==> flow/design.v (excerpt) <==
module axi_slave #(
    parameter AXI_ID_WD   = 2,
    parameter AXI_DATA_WD = 32,
    parameter AXI_ADDR_WD = 32,
    parameter AXI_STRB_WD = 4
    )(
    input                      S_AXI_ACLK,
    input                      S_AXI_ARESETN,
    input  [AXI_ADDR_WD-1 : 0] S_AXI_AWADDR,
    input  [AXI_ID_WD-1   : 0] S_AXI_AWID,
    input  [1 : 0]             S_AXI_AWBURST,
    input  [2 : 0]             S_AXI_AWSIZE,
    input  [7 : 0]             S_AXI_AWLEN,
    input                      S_AXI_AWVALID,
    output                     S_AXI_AWREADY,
    input  [AXI_DATA_WD-1 : 0] S_AXI_WDATA,
    input  [AXI_STRB_WD-1 : 0] S_AXI_WSTRB,
    input                      S_AXI_WLAST,
    input                      S_AXI_WVALID,
    output                     S_AXI_WREADY,
    output [AXI_ID_WD-1   : 0] S_AXI_BID,
    output [1 : 0]             S_AXI_BRESP,
    output                     S_AXI_BVALID,
    input                      S_AXI_BREADY,
    input  [AXI_ADDR_WD-1 : 0] S_AXI_ARADDR,
    input  [AXI_ID_WD-1   : 0] S_AXI_ARID,
    input  [1 : 0]             S_AXI_ARBURST,
    input  [2 : 0]             S_AXI_ARSIZE,
    input  [7 : 0]             S_AXI_ARLEN,
    input                      S_AXI_ARVALID,
    output                     S_AXI_ARREADY,
    output [AXI_DATA_WD-1 : 0] S_AXI_RDATA,
    output                     S_AXI_RLAST,
    output [AXI_ID_WD-1   : 0] S_AXI_RID,
    output [1 : 0]             S_AXI_RRESP,
    output                     S_AXI_RVALID,
    input                      S_AXI_RREADY
    );
    localparam IW = AXI_ID_WD,
               DW = AXI_DATA_WD,
               AW = AXI_ADDR_WD,
               SW = AXI_STRB_WD;
    localparam DW_BYTE = DW >> 3;
  ...
Size in the first run: roughly 4500 cells after synthesis, about 2100 flip-flops, ~180 I/O pins, roughly 86000 µm² of cells after synthesis.
==> flow/config.mk <==
export PLATFORM = sky130hd
export DESIGN_NAME = axi_slave
export DESIGN_NICKNAME = axi_slave
export VERILOG_FILES = /design/flow/design.v
export SDC_FILE = /design/flow/constraint.sdc
export NUM_CORES = 4
export LEC_CHECK = 0
export CAP_MARGIN = 20
export CELL_PAD_IN_SITES_DETAIL_PLACEMENT = 0
export CELL_PAD_IN_SITES_GLOBAL_PLACEMENT = 1
export CORE_MARGIN = 2
export CORE_UTILIZATION = 54
export CTS_CLUSTER_SIZE = 99
export PLACE_DENSITY = 0.5
export SLEW_MARGIN = 20
==> flow/constraint.sdc <==
create_clock -name core_clock -period 3.31 [get_ports {S_AXI_ACLK}]
set_input_delay 0.6620 -clock core_clock [delete_from_list [all_inputs] [get_ports {S_AXI_ACLK}]]
set_output_delay 0.6620 -clock core_clock [all_outputs]
set_load 0.01 [all_outputs]
run.sh (not shown) runs the stock make flow with config.mk's settings and CLKGATE_MAP_FILE=.
The starting point finished with negative setup slack left.
Next try:
--- a/flow/config.mk
+++ b/flow/config.mk
@@ -6,10 +6,11 @@
 export NUM_CORES = 4
 export LEC_CHECK = 0
+export ABC_AREA = 1
 export CAP_MARGIN = 20
 export CELL_PAD_IN_SITES_DETAIL_PLACEMENT = 0
-export CELL_PAD_IN_SITES_GLOBAL_PLACEMENT = 1
+export CELL_PAD_IN_SITES_GLOBAL_PLACEMENT = 0
 export CORE_MARGIN = 2
-export CORE_UTILIZATION = 54
-export CTS_CLUSTER_SIZE = 99
+export CORE_UTILIZATION = 52
 export PLACE_DENSITY = 0.5
+export SETUP_SLACK_MARGIN = 1.45
 export SLEW_MARGIN = 20
==> flow/constraint.sdc (replaced) <==
create_clock -name core_clock -period 5.92 [get_ports {S_AXI_ACLK}]
set_input_delay 1.1840 -clock core_clock [delete_from_list [all_inputs] [get_ports {S_AXI_ACLK}]]
set_output_delay 1.1840 -clock core_clock [all_outputs]
set_load 0.01 [all_outputs]
The new run went through all stages and came out clean.
Routed wire length came out higher by roughly a tenth.
Worst setup slack improved by 2.3 ns.
Sequential power falls by well over a third.
Sequential cell count stays the same.
Cell count rises by a quarter to a third.
Final area went down slightly.
Hold slack gains 0.031 ns.
Next try:
==> flow/config.mk (replaced) <==
export PLATFORM = sky130hd
export DESIGN_NAME = axi_slave
export DESIGN_NICKNAME = axi_slave
export VERILOG_FILES = /design/flow/design.v
export SDC_FILE = /design/flow/constraint.sdc
export NUM_CORES = 4
export LEC_CHECK = 0
export CAP_MARGIN = 20
export CELL_PAD_IN_SITES_DETAIL_PLACEMENT = 0
export CELL_PAD_IN_SITES_GLOBAL_PLACEMENT = 4
export CORE_MARGIN = 2
export CORE_UTILIZATION = 44
export PLACE_DENSITY = 0.5
export SLEW_MARGIN = 20
==> flow/constraint.sdc (replaced) <==
create_clock -name core_clock -period 3.31 [get_ports {S_AXI_ACLK}]
set_input_delay 0.6620 -clock core_clock [delete_from_list [all_inputs] [get_ports {S_AXI_ACLK}]]
set_output_delay 0.6620 -clock core_clock [all_outputs]
set_load 0.01 [all_outputs]
With this change the flow completed, yet does not pass: negative setup slack.
Critical path depth drops by 5.
Count of clock-buffer cells in the layout drops by 9.
Power climbs by well over a third.
Setup slack degrades by 2.2 ns.
Area after synthesis drops slightly.
Routed wire length drops by a few percent.
First-iteration DRC count drops by well over a third.
Synthesized cell count drops by a quarter to a third.
Die size climbs by about a fifth.

---

lane 1:
Starting RTL as in the previous note.
Settings: LEC_CHECK=0, CAP_MARGIN=10, CORE_MARGIN=2, CORE_UTILIZATION=72, CTS_CLUSTER_DIAMETER=384, CTS_CLUSTER_SIZE=15, SETUP_SLACK_MARGIN=1.23, SLEW_MARGIN=20; clock period 4.76 ns.
Nothing crashed in lane 1 and all stages finished; the problem is that the final layout failed, the offending checks being negative setup slack.
--- input diff lane 1..lane 2 ---
Settings: putting CELL_PAD_IN_SITES_GLOBAL_PLACEMENT at 0 where nothing was set; clearing SETUP_SLACK_MARGIN, which used to be 1.23; putting CELL_PAD_IN_SITES_DETAIL_PLACEMENT at 0 where nothing was set; putting HOLD_SLACK_MARGIN at -0.1 where nothing was set; swapping 384 for 88 in CTS_CLUSTER_DIAMETER; putting PLACE_DENSITY at 0.61 where nothing was set; putting TNS_END_PERCENT at 5 where nothing was set.
### Flow results
- Lane 1 has a higher number of cells in the design after placement than lane 2.
- In the final reports, the cell area of lane 2 is smaller than that of lane 1.
- Lane 2 completed end to end; final checks failed (negative setup slack).
- Compared to lane 1, lane 2 has routed wire length 8.5 mm lower.
- Compared with lane 1, in lane 2 sum of internal, switching and leakage power went down 1.1 mW; total power divided by cell area barely changed; sequential share of layout area now sits higher.
[inputs] lane 3 vs lane 2
Settings: PLACE_DENSITY now 0.5, was 0.61; CORE_UTILIZATION now 70, was 72; CTS_CLUSTER_DIAMETER no longer set, was 88; TNS_END_PERCENT no longer set, was 5; CAP_MARGIN now 20, was 10; HOLD_SLACK_MARGIN no longer set, was -0.1.
## What came out
- Layout checks on lane 3: not met. Flow itself completed; violations: negative setup slack.
- The final reports for lane 3 and lane 2 show wire length higher in the former.
- ~same worst endpoint required time in lane 2 and lane 3
- The clock network power share in lane 3 sits 4.4 points above the value recorded for lane 2.
- For the critical path depth, lane 3 came in 1 lower than lane 2 did.
Relative to lane 3, the following input files were edited for lane 4:
Settings: SETUP_SLACK_MARGIN newly set to -0.26; PLACE_DENSITY removed (was 0.5); TNS_END_PERCENT newly set to 65; MIN_ROUTING_LAYER newly set to met1; GPL_ROUTABILITY_DRIVEN newly set to 1; CORE_UTILIZATION changed from 70 to 72; CTS_CLUSTER_DIAMETER newly set to 110; CAP_MARGIN changed from 20 to 15.
[summary]
The flow completed for lane 4, but it is not clean: the layout still shows negative setup slack.
Total power: lane 4 below lane 3
Half-perimeter wire length after placement for lane 4: 2.9% down relative to lane 3
Between lane 3 and lane 4, the flow reports upper clock frequency limit increasing slightly.
Delta (lane 4 minus lane 3): maximum fanout along the worst path increased by 6 relative to the old numbers; area fraction in xor and xnor cells held steady; non-clock buffering overhead in the final layout went down by 0.71 points; die height fell 4.9 µm; register-to-register slack decreased by 0.21 ns relative to the old numbers.
From lane 3 to lane 4 the numbers moved as follows: number of buffers created by CTS down 41, number of non-clock buffers fell 120.
Power and IR drop assume default switching activity.
